## run 1
==> flow/design.v (excerpt) <==
module div_iter (
  input div_clk,
  input resetn,
  input div,
  input div_signed,
  input [31:0] x,
  input [31:0] y,
  output [31:0]s,
  output [31:0] r,
  output reg complete
  );
  wire s_sign;
  wire r_sign;
  wire [31:0] x_abs;
  wire [31:0] y_abs;
  assign s_sign = div_signed ? (x[31] ^ y[31]) : 1'b0;
  assign r_sign = div_signed ? x[31] : 1'b0;
  assign x_abs  = div_signed ? (x[31] ? ~x + 32'd1 : x) : x;
  assign y_abs  = div_signed ? (y[31] ? ~y + 32'd1 : y) : y;
  wire [63:0] op_x_tmp;
  wire [32:0] op_x_high;
  wire        op_x_update;
  wire [32:0] sub_res;
  wire [31:0] r_tmp;
  wire [31:0] s_tmp1;
  reg  [63:0] op_x;
  reg  [32:0] op_y;
  reg  [5:0]  count;
  reg  [31:0] s_tmp;
  always @ ( posedge div_clk )
  begin
    if(!resetn)
    begin
      complete <= 1'b0;
      count    <= 6'd0;
      s_tmp    <= 32'd0;
    end
    else if(div&&!complete)
    begin
      if(count == 6'd0)
      begin
        op_x <= {32'd0,x_abs};
        op_y <= {1'b0,y_abs};
      end
      else if(op_x_update)
      begin
        op_x <= {sub_res,op_x_tmp[30:0]};
      end
      else if(!op_x_update)
        op_x <= op_x_tmp;
      count <= count == 6'd32 ? 6'd0 : count + 6'd1;
      complete <= count == 6'd32 ? 1'b1 : complete;
  ...
Size: ~1800 cells after synthesis, about 140 flip-flops, ~130 I/O pins, roughly 12000 um2 of cells after synthesis.
clock: 4.49 ns
lec_check: 0
abc_area: 1
cap_margin: 20
cell_pad_in_sites_global_placement: 0
core_aspect_ratio: 1.23
core_margin: 2
core_utilization: 70
cts_cluster_size: 80
gpl_routability_driven: 0
gpl_timing_driven: 1
hold_slack_margin: 0.29
place_density_lb_addon: 0.15
slew_margin: 20
tns_end_percent: 40
run.sh (not shown) runs the stock make flow with config.mk's settings and CLKGATE_MAP_FILE=.
## Diff of input files: run 2 against run 1
==> flow/config.mk <==
export PLATFORM = sky130hd
export DESIGN_NAME = div_iter
export DESIGN_NICKNAME = div_iter
export VERILOG_FILES = /design/flow/design.v
export SDC_FILE = /design/flow/constraint.sdc
export NUM_CORES = 4
export LEC_CHECK = 0
export CAP_MARGIN = 20
export CORE_MARGIN = 2
export CORE_UTILIZATION = 40
export SLEW_MARGIN = 20
==> flow/constraint.sdc <==
create_clock -name core_clock -period 4.72 [get_ports {div_clk}]
set_input_delay 0.9440 -clock core_clock [delete_from_list [all_inputs] [get_ports {div_clk}]]
set_output_delay 0.9440 -clock core_clock [all_outputs]
set_load 0.01 [all_outputs]
==> comparison <==
- Diff run 1 -> run 2: and-or/or-and share of the synthesized area increased 5.8 points; worst setup slack saw a decrease.
- Changes observed in run 2 relative to run 1: final hold slack went up 18 ps, peak supply drop decreased about 23%.
Changes in run 3 relative to run 2:
--- a/flow/config.mk
+++ b/flow/config.mk
@@ -8 +8 @@
-export CAP_MARGIN = 20
+export CAP_MARGIN = 15
@@ -10 +10,3 @@
-export CORE_UTILIZATION = 40
+export CORE_UTILIZATION = 72
+export CTS_CLUSTER_SIZE = 42
+export SETUP_SLACK_MARGIN = 0.23
==> flow/constraint.sdc <==
create_clock -name core_clock -period 1.68 [get_ports {div_clk}]
set_input_delay 0.3360 -clock core_clock [delete_from_list [all_inputs] [get_ports {div_clk}]]
set_output_delay 0.3360 -clock core_clock [all_outputs]
set_load 0.01 [all_outputs]
==> comparison <==
Going from run 2 to run 3, post-synthesis sequential element count held, effective utilization at floorplan went up 33 points, synthesized area shows no meaningful change, count of standard-cell rows decreased by 26% relative to the old numbers, die span in x -about 25%.
Sort run 3 and run 2 by global placer's final weighted congestion, descending, and run 3 comes first.
Run 3: aborted in detailed placement (tool error)
Run 3 vs. run 2: die area fell about 44%, core outline area fell about 45%.

---

## run a
div_iter again, from the RTL that the note above started with.
// div_iter
module div_iter (
  input div_clk,
  input resetn,
  input div,
  input div_signed,
  input [31:0] x,
  input [31:0] y,
  output [31:0]s,
  output [31:0] r,
  output reg complete
  );
  wire s_sign;
  wire r_sign;
  wire [31:0] x_abs;
  wire [31:0] y_abs;
  assign s_sign = div_signed ? (x[31] ^ y[31]) : 1'b0;
  assign r_sign = div_signed ? x[31] : 1'b0;
  assign x_abs  = div_signed ? (x[31] ? ~x + 32'd1 : x) : x;
  assign y_abs  = div_signed ? (y[31] ? ~y + 32'd1 : y) : y;
  wire [63:0] op_x_tmp;
  wire [32:0] op_x_high;
  wire        op_x_update;
  wire [32:0] sub_res;
  wire [31:0] r_tmp;
  wire [31:0] s_tmp1;
  reg  [63:0] op_x;
  reg  [32:0] op_y;
  reg  [5:0]  count;
  reg  [31:0] s_tmp;
  always @ ( posedge div_clk )
  begin
    if(!resetn)
    begin
      complete <= 1'b0;
      count    <= 6'd0;
      s_tmp    <= 32'd0;
    end
    else if(div&&!complete)
    begin
      if(count == 6'd0)
      begin
        op_x <= {32'd0,x_abs};
        op_y <= {1'b0,y_abs};
      end
      else if(op_x_update)
      begin
        op_x <= {sub_res,op_x_tmp[30:0]};
      end
  ...
make LEC_CHECK=0 ABC_AREA=0 CAP_MARGIN=20 CELL_PAD_IN_SITES_GLOBAL_PLACEMENT=0 CORE_ASPECT_RATIO=1.23 CORE_MARGIN=2 CORE_UTILIZATION=72 CTS_CLUSTER_DIAMETER=250 CTS_CLUSTER_SIZE=72 GPL_ROUTABILITY_DRIVEN=0 GPL_TIMING_DRIVEN=1 HOLD_SLACK_MARGIN=0.13 PLACE_DENSITY_LB_ADDON=0.0 SETUP_SLACK_MARGIN=0.4 SLEW_MARGIN=40 TNS_END_PERCENT=40 finish   # period 2.09 ns
Status(run a) = ERROR, stage = detailed placement (3_5_place_dp)
Modified inputs, run b compared to run a
- swapping 0 for 1 in ABC_AREA
- swapping 72 for 80 in CTS_CLUSTER_SIZE
- clearing SETUP_SLACK_MARGIN, which used to be 0.4
- swapping 0.13 for 0.29 in HOLD_SLACK_MARGIN
- clearing CTS_CLUSTER_DIAMETER, which used to be 250
- swapping 20 for 0 in CAP_MARGIN
- swapping 40 for 20 in SLEW_MARGIN
- swapping 0.0 for 0.15 in PLACE_DENSITY_LB_ADDON
- swapping 72 for 67 in CORE_UTILIZATION
- swapping 2.09 for 3.48 in the clock period (ns, I/O delays scaled along)
==> comparison <==
When run b is measured against run a, its complex-gate fraction of the synthesized area turns out 5.8 points lower. Run b finished all stages; layout check result: FAIL, due to setup timing. From run a to run b the numbers moved as follows: area fraction in xor and xnor cells dropped 3.6 points, area of the chip climbed about 20%, synthesized netlist net count climbed 38%, synthesized cell count climbed 516. The run showing the smaller floorplan row count is run a. Between run a and run b, arithmetic-cell share of the synthesized area counting full adders, half adders and majority gates decreased. Changes observed in run b relative to run a: yosys synthesis chip area shows an increase of 13%; area after synthesis went up by 1300 sq um; starting density of the core decreased by 5.3 points relative to the old numbers; number of library cell types mapped by synthesis decreased 18%.
